==> inputs of trial 11 <==
==> flow/design.v <==
`timescale 1us / 1ps
module ARTAU(
    input radar_echo,
    input scan_for_target,
    input [31:0] jet_speed,
    input [31:0] max_safe_distance,
    input RST,
    input CLK,
    output reg radar_pulse_trigger,
    output reg [31:0] distance_to_target,
    output reg threat_detected,
    output reg [1:0] ARTAU_state
);
reg [31:0] distance1;   
reg [31:0] distance2;   
reg [11:0] elapsed_time;   
reg have_prev;          
parameter c0 = 300000000;   
parameter radar_pulse_duration = 300;   
parameter max_listen_time = 2000;   
parameter assess_timeout = 3000;   
wire [40:0] echo_product = c0 * elapsed_time;
wire [40:0] echo_distance = echo_product / 2000;
wire [11:0] elapsed_ms = elapsed_time / 1000;
wire [44:0] predicted_distance = distance2 + jet_speed * elapsed_ms;
always @(posedge CLK or posedge RST) begin
    if (RST) begin
        ARTAU_state <= 2'b00;   
        radar_pulse_trigger <= 0;
        distance_to_target <= 0;
        threat_detected <= 0;
        distance1 <= 0;
        elapsed_time <= 0;
        have_prev <= 0;
    end else begin
        case (ARTAU_state)
            2'b00:   
                if (scan_for_target) begin
                    radar_pulse_trigger <= 1;
                    ARTAU_state <= 2'b01;   
                end
            2'b01:   
                if (elapsed_time < radar_pulse_duration) begin
                    radar_pulse_trigger <= 1;
                    elapsed_time <= elapsed_time + 100;   
                end else begin
                    radar_pulse_trigger <= 0;
                    elapsed_time <= 0;
                    ARTAU_state <= 2'b10;   
                end
            2'b10:   
                if (elapsed_time < max_listen_time) begin
                    if (radar_echo) begin
                        distance1 <= distance2;
                        distance2 <= echo_distance[31:0];
                        elapsed_time <= 0;
                        if (have_prev) begin
                            ARTAU_state <= 2'b11;   
                        end else begin
                            have_prev <= 1;
                            radar_pulse_trigger <= 1;
                            ARTAU_state <= 2'b01;   
                        end
                    end else begin
                        elapsed_time <= elapsed_time + 100;
                    end
                end else begin
                    ARTAU_state <= 2'b00;
                    radar_pulse_trigger <= 0;
                    distance_to_target <= 0;
                    threat_detected <= 0;
                    elapsed_time <= 0;
                    have_prev <= 0;
                end
            2'b11:   
                if (elapsed_time < assess_timeout) begin
                    distance_to_target <= distance2;
                    threat_detected <= (predicted_distance < distance1) && distance2 < max_safe_distance;
                    if (scan_for_target) begin
                        radar_pulse_trigger <= 1;
                        elapsed_time <= 0;
                        ARTAU_state <= 2'b01;   
                    end else begin
                        elapsed_time <= elapsed_time + 100;
                    end
                end else begin
                    ARTAU_state <= 2'b00;
                    radar_pulse_trigger <= 0;
                    distance_to_target <= 0;
                    threat_detected <= 0;
                    elapsed_time <= 0;
                    have_prev <= 0;
                end
        endcase
    end
end
endmodule
module ECSU(
    input CLK,
    input RST,
    input thunderstorm,
    input [5:0] wind,
    input [1:0] visibility,
    input signed [7:0] temperature,
    output reg severe_weather,
    output reg emergency_landing_alert,
    output reg [1:0] ECSU_state
);
    parameter ALL_CLEAR = 2'b00;
    parameter CAUTION = 2'b01;
    parameter HIGH_ALERT = 2'b10;
    parameter EMERGENCY = 2'b11;
    reg [1:0] current_state, next_state;
    always @(posedge CLK or posedge RST) begin
        if (RST) begin
            current_state <= ALL_CLEAR;
        end else begin
            current_state <= next_state;
        end
    end
    always @(*) begin
        severe_weather = (current_state == HIGH_ALERT) || (current_state == EMERGENCY);
        emergency_landing_alert = (current_state == EMERGENCY);
        ECSU_state = current_state;
    end
    always @(*) begin
        next_state = current_state;
        case (current_state)
            ALL_CLEAR: begin
                if (wind >= 11 && wind <= 15)  
                    next_state = CAUTION;
                else if (visibility == 2'b01)  
                    next_state = CAUTION;
                else if (thunderstorm || wind > 15 || temperature > 35 || temperature < -35 || visibility == 2'b11) begin
                    next_state = HIGH_ALERT;
                end
            end
            CAUTION: begin
                if (wind <= 10 && visibility == 2'b00)  
                    next_state = ALL_CLEAR;
                else if (thunderstorm || wind > 15 || temperature > 35 || temperature < -35 || visibility == 2'b11) begin
                    next_state = HIGH_ALERT;
                end
            end
            HIGH_ALERT: begin
                if (temperature < -40 || temperature > 40 || wind > 20) begin
                    next_state = EMERGENCY;
                end else if (!thunderstorm && wind <= 10 && temperature >= -35 && temperature <= 35 && visibility != 2'b11) begin
                    next_state = CAUTION;
                end
            end
            EMERGENCY: begin
            end
        endcase
    end
endmodule
`timescale 1us / 1ps
module ICMS(
    input CLK,
    input RST,
    input radar_echo,
    input scan_for_target,
    input [31:0] jet_speed,
    input [31:0] max_safe_distance,
    input [5:0] wind,
    input thunderstorm,
    input [1:0] visibility,
    input signed [7:0] temperature,
    output radar_pulse_trigger,
    output [31:0] distance_to_target,
    output safe_to_engage,
    output threat_detected,
    output emergency_landing_alert,
    output [1:0] ECSU_state,  
    output [1:0] ARTAU_state
);
   wire severe_weather;
   ARTAU artau_inst (
       .radar_echo(radar_echo),
       .scan_for_target(scan_for_target),
       .jet_speed(jet_speed),
       .max_safe_distance(max_safe_distance),
       .RST(RST),
       .CLK(CLK),
       .radar_pulse_trigger(radar_pulse_trigger),
       .distance_to_target(distance_to_target),
       .threat_detected(threat_detected),
       .ARTAU_state(ARTAU_state)
   );
   ECSU ecsu_inst (
       .CLK(CLK),
       .RST(RST),
       .thunderstorm(thunderstorm),
       .wind(wind),
       .visibility(visibility),
       .temperature(temperature),
       .severe_weather(severe_weather),
       .emergency_landing_alert(emergency_landing_alert),
       .ECSU_state(ECSU_state)
   );
   assign safe_to_engage = (threat_detected) && (!severe_weather);
endmodule
==> flow/run.sh <==
#!/bin/bash
# the make line also repeats each setting of config.mk as NAME=value (left out here)
make -C /OpenROAD-flow-scripts/flow DESIGN_CONFIG=/design/flow/config.mk WORK_HOME=/design/flow/orfs CLKGATE_MAP_FILE= finish
==> flow/config.mk <==
export PLATFORM = sky130hd
export DESIGN_NAME = ICMS
export DESIGN_NICKNAME = ICMS
export VERILOG_FILES = /design/flow/design.v
export SDC_FILE = /design/flow/constraint.sdc
export NUM_CORES = 4
export LEC_CHECK = 0
export CAP_MARGIN = 20
export CELL_PAD_IN_SITES_GLOBAL_PLACEMENT = 0
export CORE_ASPECT_RATIO = 1.54
export CORE_MARGIN = 2
export CORE_UTILIZATION = 51
export CTS_CLUSTER_DIAMETER = 171
export GPL_ROUTABILITY_DRIVEN = 1
export GPL_TIMING_DRIVEN = 0
export HOLD_SLACK_MARGIN = -0.05
export MAX_ROUTING_LAYER = met4
export SETUP_SLACK_MARGIN = 4.19
export SLEW_MARGIN = 5
==> flow/constraint.sdc <==
create_clock -name core_clock -period 30.0 [get_ports {CLK}]
set_input_delay 6.0000 -clock core_clock [delete_from_list [all_inputs] [get_ports {CLK}]]
set_output_delay 6.0000 -clock core_clock [all_outputs]
set_load 0.01 [all_outputs]
==> build 43 (differences from trial 11) <==
==> flow/config.mk (replaced) <==
export PLATFORM = sky130hd
export DESIGN_NAME = ICMS
export DESIGN_NICKNAME = ICMS
export VERILOG_FILES = /design/flow/design.v
export SDC_FILE = /design/flow/constraint.sdc
export NUM_CORES = 4
export LEC_CHECK = 0
export CAP_MARGIN = 20
export CORE_MARGIN = 2
export CORE_UTILIZATION = 72
export CTS_CLUSTER_DIAMETER = 46
export CTS_CLUSTER_SIZE = 40
export MAX_ROUTING_LAYER = met4
export PLACE_DENSITY_LB_ADDON = 0.26
export SETUP_SLACK_MARGIN = 3.67
export SLEW_MARGIN = 20
==> flow/constraint.sdc (replaced) <==
create_clock -name core_clock -period 24.4 [get_ports {CLK}]
set_input_delay 4.8800 -clock core_clock [delete_from_list [all_inputs] [get_ports {CLK}]]
set_output_delay 4.8800 -clock core_clock [all_outputs]
set_load 0.01 [all_outputs]
==> run notes <==
Implementation status.

- The flow ran to the end and the layout has no timing, DRC or antenna violations.
- The maximum clock skew at final layout is 0.0182 ns.
- Counting along the longest clock path gives a buffer depth of 2.
- On the worst path, the slowest cell contributes a delay of 0.52 ns.
- In the per-layer summary, the met1 wirelength comes to 31600 µm.
- For reference, the clock transition at the flip-flops on the worst setup and hold paths is 0.09 ns.
- The final layout report lists a non-clock inverter count of 280.
- The number of global-route vias before repair was 26300.
- The instance count on the critical path is 114.
- In the setup report, the worst path falls into the class flip-flop to flip-flop.
- Per the placement report, the placed cell count is 3832.
- The highest metal layer with signal wires is met4.
- The logs give a warning total of 56.
- The met2 usage is 60.3%.
- The met3 usage is 2.18%.
the above is filed under trial 11

==> run notes <==
Implementation numbers.

- The synthesized netlist devotes 19.7% of its cell area to simple gates.
- Yosys reported that registers with async set or reset make up 71.8%.
- The core footprint is 33700 µm².
- The flow stopped in 4_1_cts.
- The cell with the most instances after synthesis is ha_1.
- The number of enable-type register cells in the synthesized netlist is 31.
- The site row count is 67.
- Per the synth log, the flip-flop and latch total comes to 110.
- The total instance count after detailed placement is 4281.
- Measured along the x axis, the die boundary spans 189 µm.
- The number of cells produced by synthesis is 3088.
- The tool reported: "[ERROR DPL-0038] Utilization greater than 100%, impossible to legalize".
- For this configuration, the core starts out at a cell density of 73.3%.
- The commonest cells after synthesis are ha_1 (313), nand2_1 (303), inv_1 (272).
- The chip area estimate from yosys synthesis is 24700 µm².
- The flow did not finish.
the above is filed under build 43

